==> flow/design.v <==
module a_s(op_a, op_m, as, outp);
   parameter        NBITS = 6;
   input [NBITS:0]  op_a;
   input [NBITS:0]  op_m;
   input            as;
   output [NBITS:0] outp;
   reg [NBITS:0]    outp;
   always @(as or op_a or op_m)
   begin: adder_subt
      if (as == 1'b1)
         outp <= op_a + op_m;
      else
         outp <= op_a - op_m;
   end
endmodule
module div_nr_wsticky(A, B, Q, sticky);
   parameter             NBITS = 6;
   parameter             PBITS = 8;
   input [NBITS-1:0]     A;
   input [NBITS-1:0]     B;
   output [PBITS-1:0]    Q;
   output                sticky;
   parameter [NBITS-1:0] ZEROS = 0;
   reg [NBITS:0]         YY_in[0:PBITS];
   reg [PBITS-1:0]       QQ_in[0:PBITS];
   reg [NBITS:0]         m_cablesIn[0:PBITS];
   wire [NBITS:0]        m_cablesOut[0:PBITS];
   wire [PBITS:0]        a_or_s;
   wire [PBITS-1:0]      QQ;
   wire [NBITS-1:0]      YY;
   wire [NBITS-1:0]      XX;
   assign XX = A;
   assign YY = B;
   assign Q = QQ;
   assign a_or_s[0] = 1'b0;
   always @(*) m_cablesIn[0] <= {1'b0, XX};
   always @(*) YY_in[0] <= {1'b0, YY};
   generate
      begin : xhdl0
         genvar                I;
         for (I = 0; I <= PBITS - 1; I = I + 1)
         begin : divisor
            a_s #(NBITS) int_mod(.op_a(m_cablesIn[I]), .op_m(YY_in[I]), .as(a_or_s[I]), .outp(m_cablesOut[I]));
         end
      end
   endgenerate
   generate
      begin : xhdl1
         genvar                I;
         for (I = 0; I <= PBITS - 1; I = I + 1)
         begin : conex
            assign a_or_s[I + 1] = m_cablesOut[I][NBITS];
            always @(*) m_cablesIn[I + 1] <= {m_cablesOut[I][NBITS - 1:0], 1'b0};
            always @(*) YY_in[I + 1] <= YY_in[I];
            always @(*) QQ_in[I + 1][I] <= a_or_s[I + 1];
            if (I > 0)
            begin : rest
               always @(*) QQ_in[I + 1][I - 1:0] <= QQ_in[I][I - 1:0];
            end
         end
      end
   endgenerate
   generate
      begin : xhdl2
         genvar                I;
         for (I = 0; I <= PBITS - 1; I = I + 1)
         begin : quotient
            assign QQ[I] = (~QQ_in[PBITS][PBITS - 1 - I]);
         end
      end
   endgenerate
   assign sticky = (m_cablesOut[PBITS - 1] == ZEROS) ? 1'b0 : 
                   1'b1;
endmodule
module FP_div(FP_A, FP_B, clk, ce, FP_Z);
   parameter         K = 32;
   parameter         P = 24;
   parameter         E = 8;
   input [K-1:0]     FP_A;
   input [K-1:0]     FP_B;
   input             clk;
   input             ce;
   output [K-1:0]    FP_Z;
   reg [K-1:0]       FP_Z;
   parameter [K-1:0] ZEROS = 1'b0;
   parameter [K-1:0] ONES = 32'hffffffff;
   parameter [E-1:0] BIAS = {1'b0, ONES[E - 2:0]};
   parameter         PBITS = P + 3;
   reg [K-1:0]       A_int;
   reg [K-1:0]       B_int;
   reg [K-1:0]       FP_Z_int;
   wire [E-1:0]      exp_A;
   wire [E-1:0]      exp_B;
   wire [P-1:0]      frac_A;
   wire [P-1:0]      frac_B;
   wire              sign_A;
   wire              sign_B;
   wire              expA_FF;
   wire              expB_FF;
   wire              expA_Z;
   wire              expB_Z;
   wire              fracA_Z;
   wire              fracB_Z;
   wire [E:0]        exp_noBIAS;
   wire [E:0]        exp_Biased;
   wire [E:0]        exp_Biased_Norm;
   wire              isNaN_A;
   wire              isNaN_B;
   wire              isInf_A;
   wire              isInf_B;
   wire              isZero_A;
   wire              isZero_B;
   wire              isNaN;
   wire              isInf;
   wire              isZero;
   wire              sign;
   wire [PBITS-1:0]  frac_div;
   wire [PBITS-1:0]  frac_div_shifted;
   wire [PBITS-2:0]  fr_sh;
   wire [P-2:0]      frac_final;
   wire              underflow;
   wire              overflow;
   wire [E-1:0]      exp_final;
   wire              sticky_bit;
   wire              div_by_zero;
   always @(posedge clk)
      begin
         if (ce == 1'b1)
         begin
            A_int <= FP_A;
            B_int <= FP_B;
         end
      end
   assign sign_A = A_int[K - 1];
   assign sign_B = B_int[K - 1];
   assign exp_A = A_int[K - 2:K - E - 1];
   assign exp_B = B_int[K - 2:K - E - 1];
   assign frac_A = {1'b1, A_int[P - 2:0]};
   assign frac_B = {1'b1, B_int[P - 2:0]};
   assign expA_FF = (A_int[K - 2:K - E - 1] == ONES[K - 2:K - E - 1]) ? 1'b1 : 
                    1'b0;
   assign expB_FF = (B_int[K - 2:K - E - 1] == ONES[K - 2:K - E - 1]) ? 1'b1 : 
                    1'b0;
   assign expA_Z = (A_int[K - 2:K - E - 1] == ZEROS[K - 2:K - E - 1]) ? 1'b1 : 
                   1'b0;
   assign expB_Z = (B_int[K - 2:K - E - 1] == ZEROS[K - 2:K - E - 1]) ? 1'b1 : 
                   1'b0;
   assign fracA_Z = (A_int[P - 2:0] == ZEROS[P - 2:0]) ? 1'b1 : 
                    1'b0;
   assign fracB_Z = (B_int[P - 2:0] == ZEROS[P - 2:0]) ? 1'b1 : 
                    1'b0;
   assign isNaN_A = expA_FF & ((~fracA_Z));
   assign isNaN_B = expB_FF & ((~fracB_Z));
   assign isInf_A = expA_FF;
   assign isInf_B = expB_FF;
   assign isZero_A = expA_Z & fracA_Z;
   assign isZero_B = expB_Z & fracB_Z;
   assign div_by_zero = expB_Z;
   assign isNaN = isNaN_A | isNaN_B;
   assign isInf = isInf_A | isInf_B | div_by_zero;
   assign isZero = isZero_A & (~isZero_B);
   assign exp_noBIAS = ({1'b0, exp_A}) - ({1'b0, exp_B});
   assign exp_Biased = exp_noBIAS + ({1'b0, BIAS});
   assign sign = sign_A ^ sign_B;
   div_nr_wsticky #(P,PBITS) a_div(.A(frac_A), .B(frac_B), .Q(frac_div), .sticky(sticky_bit));
   assign frac_div_shifted = (frac_div[PBITS - 1] == 1'b0) ? {frac_div[PBITS - 2:0], 1'b0} : 
                             frac_div;
   assign exp_Biased_Norm = (frac_div[PBITS - 1] == 1'b0) ? exp_Biased - 1 : 
                            exp_Biased;
   assign exp_final = exp_Biased_Norm[E - 1:0];
   assign overflow = (((exp_Biased_Norm[E:E - 1] == 2'b10) | (exp_Biased_Norm[E:0] == {1'b0, ONES[E - 1:0]}))) ? 1'b1 : 
                     1'b0;
   assign underflow = (((exp_Biased_Norm[E:E - 1] == 2'b11) | (exp_Biased_Norm[E - 1:0] == ZEROS[E - 1:0]))) ? 1'b1 : 
                      1'b0;
   assign fr_sh = frac_div_shifted[PBITS - 2:0];
   assign frac_final = ((fr_sh[2] == 1'b1 & (sticky_bit == 1'b1 | fr_sh[0] == 1'b1 | fr_sh[1] == 1'b1))) ? fr_sh[PBITS - 2:PBITS - P] + 1 : 
                       (((sticky_bit == 1'b1) & (fr_sh[2:0] == 3'b100) & (fr_sh[3] == 1'b1))) ? fr_sh[PBITS - 2:PBITS - P] + 1 : 
                       fr_sh[PBITS - 2:PBITS - P];
   always @(sign or isNaN or isInf or isZero or exp_final or frac_final or underflow or overflow)
   begin: packing
      FP_Z_int[K - 1] <= sign;
      if (isNaN == 1'b1)
      begin
         FP_Z_int[K - 2:P - 1] <= ONES[E - 1:0];
         FP_Z_int[P - 2:0] <= {1'b1, ZEROS[P - 3:0]};
      end
      else if ((isInf == 1'b1) | (overflow == 1'b1))
      begin
         FP_Z_int[K - 2:P - 1] <= ONES[E - 1:0];
         FP_Z_int[P - 2:0] <= ZEROS[P - 2:0];
      end
      else if ((isZero == 1'b1) | (underflow == 1'b1))
      begin
         FP_Z_int[K - 2:P - 1] <= ZEROS[E - 1:0];
         FP_Z_int[P - 2:0] <= ZEROS[P - 2:0];
      end
      else
      begin
         FP_Z_int[K - 2:P - 1] <= exp_final;
         FP_Z_int[P - 2:0] <= frac_final;
      end
   end
   always @(posedge clk)
   begin: final_reg
      begin
         if (ce == 1'b1)
            FP_Z <= FP_Z_int;
      end
   end
endmodule
Settings: LEC_CHECK=0, ABC_AREA=1, CAP_MARGIN=20, CORE_MARGIN=2, CORE_UTILIZATION=72, CTS_CLUSTER_DIAMETER=232, PLACE_DENSITY_LB_ADDON=0.2, SETUP_SLACK_MARGIN=1.94, SLEW_MARGIN=20; clock period 64.3 ns.
run.sh (not shown) runs the stock make flow with config.mk's settings and CLKGATE_MAP_FILE=.
Edit:
Settings changed: CORE_UTILIZATION 72 to 62, CTS_CLUSTER_DIAMETER 232 to unset, PLACE_DENSITY set to 0.6, PLACE_DENSITY_LB_ADDON 0.2 to unset, SETUP_SLACK_MARGIN 1.94 to unset.
Clock period 64.3 ns to 35.8 ns, I/O delays scaled along.
Outcome: The new run never finished: it broke off in clock tree synthesis. Die area goes up by 16%. Synthesized area is unchanged. Synthesized cell count stays the same.
Edit:
Settings changed: ABC_AREA 1 to unset, CORE_UTILIZATION 62 to 40, CTS_CLUSTER_DIAMETER set to 181, MAX_ROUTING_LAYER set to met4, PLACE_DENSITY 0.6 to unset.
Clock period 35.8 ns to 80.0 ns, I/O delays scaled along.
After rerunning: Now the flow passed the timing, DRC and antenna checks. Synthesized cell count decreases by 21%. Synthesized area decreases by 9.7%. Die area increases by 39%.
Edit:
Settings changed: CELL_PAD_IN_SITES_DETAIL_PLACEMENT set to 1, CORE_ASPECT_RATIO set to 0.96, CORE_UTILIZATION 40 to 48, CTS_CLUSTER_DIAMETER 181 to 399, GPL_ROUTABILITY_DRIVEN set to 0, MAX_ROUTING_LAYER met4 to met5, MIN_ROUTING_LAYER set to met1, PLACE_DENSITY_LB_ADDON set to 0.14, SETUP_SLACK_MARGIN set to 1.03.
Result:
- routed wire length climbs by roughly a tenth
- clock-buffer cell count stays the same
- final cell count drops by a few percent
- final area drops slightly
- global-route usage climbs by 7.5 points
- via count climbs by a few percent
- non-clock buffer count drops by 10
- die size drops by about a fifth
- core utilization climbs by 8.1 points
- hold slack improves by 16 ps
